==> xenon <==
Design alu16, start of the top module:
module alu16(CK, reset, start, instruction, inputR1, inputR2, outputR, busy, done);
export LEC_CHECK = 0
export CAP_MARGIN = 30
export CORE_MARGIN = 2
export CORE_UTILIZATION = 50
export MAX_ROUTING_LAYER = met4
export SETUP_SLACK_MARGIN = -0.29
export SLEW_MARGIN = 20
create_clock -name core_clock -period 5.05 [get_ports {CK}]
run.sh (not shown) runs the stock make flow with config.mk's settings and CLKGATE_MAP_FILE=.
==> inputs of cedar, as changes to xenon <==
--- a/flow/config.mk
+++ b/flow/config.mk
@@ -7,7 +7,5 @@
 export LEC_CHECK = 0
-export CAP_MARGIN = 30
+export CAP_MARGIN = 20
 export CORE_MARGIN = 2
-export CORE_UTILIZATION = 50
-export MAX_ROUTING_LAYER = met4
-export SETUP_SLACK_MARGIN = -0.29
+export CORE_UTILIZATION = 40
 export SLEW_MARGIN = 20
==> flow/constraint.sdc (replaced) <==
create_clock -name core_clock -period 7.5 [get_ports {CK}]
set_input_delay 1.5000 -clock core_clock [delete_from_list [all_inputs] [get_ports {CK}]]
set_output_delay 1.5000 -clock core_clock [all_outputs]
set_load 0.01 [all_outputs]
==> inputs of harbor, as changes to xenon <==
--- a/flow/config.mk
+++ b/flow/config.mk
@@ -7,7 +7,8 @@
 export LEC_CHECK = 0
-export CAP_MARGIN = 30
+export CAP_MARGIN = 20
 export CORE_MARGIN = 2
-export CORE_UTILIZATION = 50
-export MAX_ROUTING_LAYER = met4
-export SETUP_SLACK_MARGIN = -0.29
+export CORE_UTILIZATION = 72
+export CTS_CLUSTER_SIZE = 21
+export PLACE_DENSITY = 0.65
+export SETUP_SLACK_MARGIN = -0.13
 export SLEW_MARGIN = 20
==> flow/constraint.sdc (replaced) <==
create_clock -name core_clock -period 6.18 [get_ports {CK}]
set_input_delay 1.2360 -clock core_clock [delete_from_list [all_inputs] [get_ports {CK}]]
set_output_delay 1.2360 -clock core_clock [all_outputs]
set_load 0.01 [all_outputs]
==> comparison <==
cedar completed with no timing, DRC or antenna violations. harbor died in global routing (5_1_grt). xenon reached the layout checks and failed them: negative setup slack. Sequential cell count is the same in cedar and xenon. In synthesized area, harbor and cedar do not differ. Of xenon and cedar, xenon has the higher first-iteration DRC count (gap 10%, measured against cedar). Between cedar and xenon, the lower combinational power is in cedar (gap 56%, measured against xenon). Against cedar, the sequential power of xenon is larger by about 50%. Between cedar and xenon, the lower utilization is in cedar (gap 24 points).

---

==> run a: inputs <==
==> flow/design.v <==
module and4(in1, in2, out);
	input [3:0] in1, in2;
	output[3:0] out;
	and a1(out[0], in1[0], in2[0]);
	and a2(out[1], in1[1], in2[1]);
	and a3(out[2], in1[2], in2[2]);
	and a4(out[3], in1[3], in2[3]);
endmodule
module and16(in1, in2, out);
	input [15:0] in1, in2;
	output[15:0] out;
	and4 a11(.in1(in1[3:0]), .in2(in2[3:0]), .out(out[3:0]));
	and4 a12(.in1(in1[7:4]), .in2(in2[7:4]), .out(out[7:4]));
	and4 a13(.in1(in1[11:8]), .in2(in2[11:8]), .out(out[11:8]));
	and4 a14(.in1(in1[15:12]), .in2(in2[15:12]), .out(out[15:12]));
endmodule
module or4(in1, in2, out);
	input [3:0] in1, in2;
	output[3:0] out;
	or a1(out[0], in1[0], in2[0]);
	or a2(out[1], in1[1], in2[1]);
	or a3(out[2], in1[2], in2[2]);
	or a4(out[3], in1[3], in2[3]);
endmodule
module or16(in1, in2, out);
	input [15:0] in1, in2;
	output[15:0] out;
	or4 a11(.in1(in1[3:0]), .in2(in2[3:0]), .out(out[3:0]));
	or4 a12(.in1(in1[7:4]), .in2(in2[7:4]), .out(out[7:4]));
	or4 a13(.in1(in1[11:8]), .in2(in2[11:8]), .out(out[11:8]));
	or4 a14(.in1(in1[15:12]), .in2(in2[15:12]), .out(out[15:12]));
endmodule
module complent(in, go, CK, reset, out, busy, fin);
	input  [15:0] in;
	input  go;
	input  CK, reset;
	output reg [15:0] out;
	output reg busy;
	output reg fin;
	reg [15:0] m;
	reg [15:0] o, mm, c;
	always@(posedge CK) begin
		if(reset) begin
			busy <= 1'b0;
			fin  <= 1'b0;
		end
		else begin
			fin <= 1'b0;
			if(busy == 1'b0) begin
				if(go) begin
					o  = 16'hffff ^ in;
					mm = 16'h0001;
					c  = o & mm;
					o  = o ^ mm;
					mm = c << 1;
					out  <= o;
					m    <= mm;
					busy <= 1'b1;
				end
			end
			else if(m == 16'h0000) begin
				busy <= 1'b0;
				fin  <= 1'b1;
			end
			else begin
				out <= out ^ m;
				m   <= (out & m) << 1;
			end
		end
	end
endmodule
module adder(in1, in2, go, CK, reset, out, busy, fin);
	input [15:0] in1, in2;
	input go;
	input CK, reset;
	output reg [15:0] out;
	output reg busy;
	output reg fin;
	reg [15:0] cc;
	reg [15:0] o, c, m;
	always@(posedge CK) begin
		if(reset) begin
			busy <= 1'b0;
			fin  <= 1'b0;
		end
		else begin
			fin <= 1'b0;
			if(busy == 1'b0) begin
				if(go) begin
					o = in1 ^ in2;
					c = in1 & in2;
					c = c << 1;
					if(c == 16'h0000) begin
						busy <= 1'b0;
						fin  <= 1'b1;
					end
					else begin
						m = o & c;
						o = o ^ c;
						c = m << 1;
						busy <= 1'b1;
					end
					out <= o;
					cc  <= c;
				end
			end
			else if(cc == 16'h0000) begin
				busy <= 1'b0;
				fin  <= 1'b1;
			end
			else begin
				out <= out ^ cc;
				cc  <= (out & cc) << 1;
			end
		end
	end
endmodule
module muler(in1, in2, go, CK, reset, out, busy, fin);
	input		[15:0] in1, in2;
	input		go;
	input  		CK, reset;
	output reg	[15:0] out;
	output reg  busy;
	output reg  fin;
	reg[15:0] m1, m2;
	reg[15:0] a1, a2, o;
	always @(posedge CK) begin
		if(reset) begin
			busy <= 1'b0;
			fin  <= 1'b0;
		end
		else begin
			fin <= 1'b0;
			if(busy == 1'b0 && go == 1'b0) begin
			end
			else begin
				if(busy == 1'b0) begin
					a1 = in1;
					a2 = in2;
					o  = 16'h0000;
				end
				else begin
					a1 = m1;
					a2 = m2;
					o  = out;
				end
				if(a2[0] == 1'b1)
					o = o + a1;
				a1 = a1 << 1;
				a2 = a2 >> 1;
				m1  <= a1;
				m2  <= a2;
				out <= o;
				if(a2 == 16'h0000) begin
					busy <= 1'b0;
					fin  <= 1'b1;
				end
				else
					busy <= 1'b1;
			end
		end
	end
endmodule
module diver(in1, in2, go, CK, reset, reminder, quotient, busy, fin);
	input [15:0] in1, in2;
	input go;
	input CK, reset;
	output reg [15:0] reminder, quotient;
	output reg busy;
	output reg fin;
	reg [31:0] m1, m2;
	reg [15:0] divisor;
	reg [4:0]  cnt;
	reg [31:0] t1, t2;
	reg [15:0] d;
	reg [4:0]  n;
	always @(posedge CK) begin
		if(reset) begin
			busy <= 1'b0;
			fin  <= 1'b0;
		end
		else begin
			fin <= 1'b0;
			if(busy == 1'b0 && go == 1'b0) begin
			end
			else begin
				if(busy == 1'b0) begin
					t1 = {16'h0000, in1};
					t2 = {in2, 16'h0000};
					d  = in2;
					n  = 5'b00000;
				end
				else begin
					t1 = m1;
					t2 = m2;
					d  = divisor;
					n  = cnt;
				end
				if(n < 5'b10001) begin
					if(t1[31:16] >= d)
						t1 = t1 - t2 + 1'b1;
					t1 = t1 << 1;
					n  = n + 1'b1;
					busy <= 1'b1;
				end
				else begin
					busy <= 1'b0;
					fin  <= 1'b1;
				end
				if(n == 5'b10000) begin
					if(t1[31:16] >= d)
						t1 = t1 - t2 + 1'b1;
					reminder <= t1[31:16];
					quotient <= t1[15:0];
				end
				m1      <= t1;
				m2      <= t2;
				divisor <= d;
				cnt     <= n;
			end
		end
	end
endmodule
module mux3to8(in, in1, in2, in3, in4, in5, in6, in7, select, out);
	input [15:0] in, in1, in2, in3, in4, in5, in6, in7;
	input [2:0]  select;
	output reg [15:0] out;
	always @(*) begin
		case(select)
			3'b000:out = in;
			3'b001:out = in1;
			3'b010:out = in2;
			3'b011:out = in3;
			3'b100:out = in4;
			3'b101:out = in5;
			3'b110:out = in6;
			3'b111:out = in7;
		endcase
	end
endmodule
module alu16(CK, reset, start, instruction, inputR1, inputR2, outputR, busy, done);
	input [15:0] inputR1, inputR2;
	input [2:0] instruction;
	input CK, reset, start;
	output[15:0] outputR;
	output busy;
	output done;
	reg  [2:0]  op;
	reg  [15:0] out5, out6;
	reg         finL;
	wire [3:0]  busyL;
	wire [3:0]  finU;
	wire        go;
	wire  [15:0] out, out1, out2, out3, out4, and_o, or_o;
	assign go = start & ~busy;
	adder add(
		.in1(inputR1),
		.in2(inputR2),
		.go(go & (instruction == 3'b000)),
		.CK(CK),
		.reset(reset),
		.out(out),
		.busy(busyL[0]),
		.fin(finU[0])
	);
	complent com(
		.in(inputR1),
		.go(go & (instruction == 3'b001)),
		.CK(CK),
		.reset(reset),
		.out(out1),
		.busy(busyL[1]),
		.fin(finU[1])
	);
	muler mul(
		.in1(inputR1),
		.in2(inputR2),
		.go(go & (instruction == 3'b010)),
		.CK(CK),
		.reset(reset),
		.out(out2),
		.busy(busyL[2]),
		.fin(finU[2])
	);
	diver div(
		.in1(inputR1),
		.in2(inputR2),
		.go(go & ((instruction == 3'b011) | (instruction == 3'b100))),
		.CK(CK),
		.reset(reset),
		.reminder(out3),
		.quotient(out4),
		.busy(busyL[3]),
		.fin(finU[3])
	);
	and16 and1(inputR1, inputR2, and_o);
	or16 or1(inputR1, inputR2, or_o);
	mux3to8 outp(
		.in(out),
		.in1(out1),
		.in2(out2),
		.in3(out3),
		.in4(out4),
		.in5(out5),
		.in6(out6),
		.in7(16'h0000),
		.select(op),
		.out(outputR)
	);
	always @(posedge CK) begin
		if(reset) begin
			finL <= 1'b0;
		end
		else begin
			finL <= go & ((instruction == 3'b101) | (instruction == 3'b110) | (instruction == 3'b111));
			if(go) begin
				op   <= instruction;
				out5 <= and_o;
				out6 <= or_o;
			end
		end
	end
	assign busy = busyL[0] | busyL[1] | busyL[2] | busyL[3];
	assign done = finL | finU[0] | finU[1] | finU[2] | finU[3];
endmodule
==> flow/run.sh <==
#!/bin/bash
# the make line also repeats each setting of config.mk as NAME=value (left out here)
make -C /OpenROAD-flow-scripts/flow DESIGN_CONFIG=/design/flow/config.mk WORK_HOME=/design/flow/orfs CLKGATE_MAP_FILE= finish
==> flow/config.mk <==
export PLATFORM = sky130hd
export DESIGN_NAME = alu16
export DESIGN_NICKNAME = alu16
export VERILOG_FILES = /design/flow/design.v
export SDC_FILE = /design/flow/constraint.sdc
export NUM_CORES = 4
export LEC_CHECK = 0
export CAP_MARGIN = 0
export CELL_PAD_IN_SITES_DETAIL_PLACEMENT = 0
export CELL_PAD_IN_SITES_GLOBAL_PLACEMENT = 0
export CORE_ASPECT_RATIO = 0.71
export CORE_MARGIN = 2
export CORE_UTILIZATION = 71
export CTS_CLUSTER_SIZE = 33
export GPL_ROUTABILITY_DRIVEN = 1
export HOLD_SLACK_MARGIN = 0.11
export MIN_ROUTING_LAYER = met1
export SLEW_MARGIN = 5
==> flow/constraint.sdc <==
create_clock -name core_clock -period 9.6 [get_ports {CK}]
set_input_delay 1.9200 -clock core_clock [delete_from_list [all_inputs] [get_ports {CK}]]
set_output_delay 1.9200 -clock core_clock [all_outputs]
set_load 0.01 [all_outputs]
==> run b (differences from run a) <==
CAP_MARGIN = 20   (was 0)
CELL_PAD_IN_SITES_DETAIL_PLACEMENT = default   (was 0)
CELL_PAD_IN_SITES_GLOBAL_PLACEMENT = default   (was 0)
CORE_ASPECT_RATIO = default   (was 0.71)
CORE_UTILIZATION = 72   (was 71)
CTS_CLUSTER_DIAMETER = 232   (was default)
CTS_CLUSTER_SIZE = 95   (was 33)
GPL_ROUTABILITY_DRIVEN = default   (was 1)
HOLD_SLACK_MARGIN = default   (was 0.11)
MIN_ROUTING_LAYER = default   (was met1)
PLACE_DENSITY = 0.36   (was default)
SLEW_MARGIN = 20   (was 5)
==> flow/constraint.sdc (replaced) <==
create_clock -name core_clock -period 3.01 [get_ports {CK}]
set_input_delay 0.6020 -clock core_clock [delete_from_list [all_inputs] [get_ports {CK}]]
set_output_delay 0.6020 -clock core_clock [all_outputs]
set_load 0.01 [all_outputs]
==> run c (differences from run a) <==
CAP_MARGIN = 20   (was 0)
CELL_PAD_IN_SITES_DETAIL_PLACEMENT = default   (was 0)
CELL_PAD_IN_SITES_GLOBAL_PLACEMENT = default   (was 0)
CORE_ASPECT_RATIO = default   (was 0.71)
CTS_CLUSTER_SIZE = 22   (was 33)
GPL_ROUTABILITY_DRIVEN = default   (was 1)
HOLD_SLACK_MARGIN = default   (was 0.11)
MIN_ROUTING_LAYER = default   (was met1)
PLACE_DENSITY = 0.65   (was default)
SLEW_MARGIN = 30   (was 5)
==> flow/constraint.sdc (replaced) <==
create_clock -name core_clock -period 6.24 [get_ports {CK}]
set_input_delay 1.2480 -clock core_clock [delete_from_list [all_inputs] [get_ports {CK}]]
set_output_delay 1.2480 -clock core_clock [all_outputs]
set_load 0.01 [all_outputs]
==> impl_metrics.json <==
{
  "gp_congestion": 0.957,
  "placed_cells_incl_taps": 2262,
  "logic_area_um2": 10200,
  "layout_min_cycle_time_ns": 8.75,
  "n_all_inverters": 164,
  "grt_max_degree": 80,
  "gr-usage-all-layers_pct": 40.4,
  "worst_pin_slew_ns": 1.16,
  "p_comb_w": 0.000830,
  "outcome": "complete, no violations",
  "crit_start": "inputR2[7]",
  "diodes": 3,
  "slew_headroom_pct": 20.7,
  "hp-start": "mul.m2[4]",
  "seq_cells": 269,
  "path_max_fanout": 36,
  "clkCellAreaFrac_pct": 4.18
}
That was run a.
==> impl_metrics.json <==
{
  "syn_nets": 2175,
  "error_line": "[ERROR GRT-0232] Routing congestion too high. Check the congestion heatmap in the GUI.",
  "adder_share_pct": 16.0,
  "outcome": "did not finish",
  "post_dp_cell_area_um2": 22200,
  "lastStage": "global routing (5_1_grt)",
  "cts_made_buffers": 30,
  "gr-usage-all-layers_pct": 82.3,
  "die_area_um2": 28100,
  "gp_congestion": 1.02,
  "placed_cells_incl_taps": 2530,
  "synth-seq-cells": 269,
  "ios": 56,
  "ys_chip_area_um2": 19000,
  "cts_htree_levels": 1,
  "die-width_um": 168,
  "ys_top_logic_family": "adder cells",
  "dp_hpwl_mm": 46.2
}
That was run c.
==> impl_metrics.json <==
{
  "common_cells": "edfxtp_1, ha_1, nand2_1, inv_1, o21ai_0",
  "lastStage": "clock tree synthesis (4_1_cts)",
  "gp_congestion": 1.05,
  "error_line": "[ERROR DPL-0038] Utilization greater than 100%, impossible to legalize",
  "synthDistinctLibCells": 78,
  "synth-seq-cells": 269,
  "syn_nets": 2175,
  "die-width_um": 167,
  "ys_cells": 1895,
  "placed_cells_incl_taps": 2685,
  "most_common_cell": "edfxtp_1",
  "outcome": "did not finish",
  "post_dp_cell_area_um2": 24000,
  "die_area_um2": 27800,
  "synth_seq_share_pct": 42.0,
  "fp_util_pct": 73.2,
  "fp-row-count": 59,
  "place_ws_ns": -3.70,
  "ys_chip_area_um2": 19000
}
That was run b.
Power is estimated from default activity; no workload was simulated.
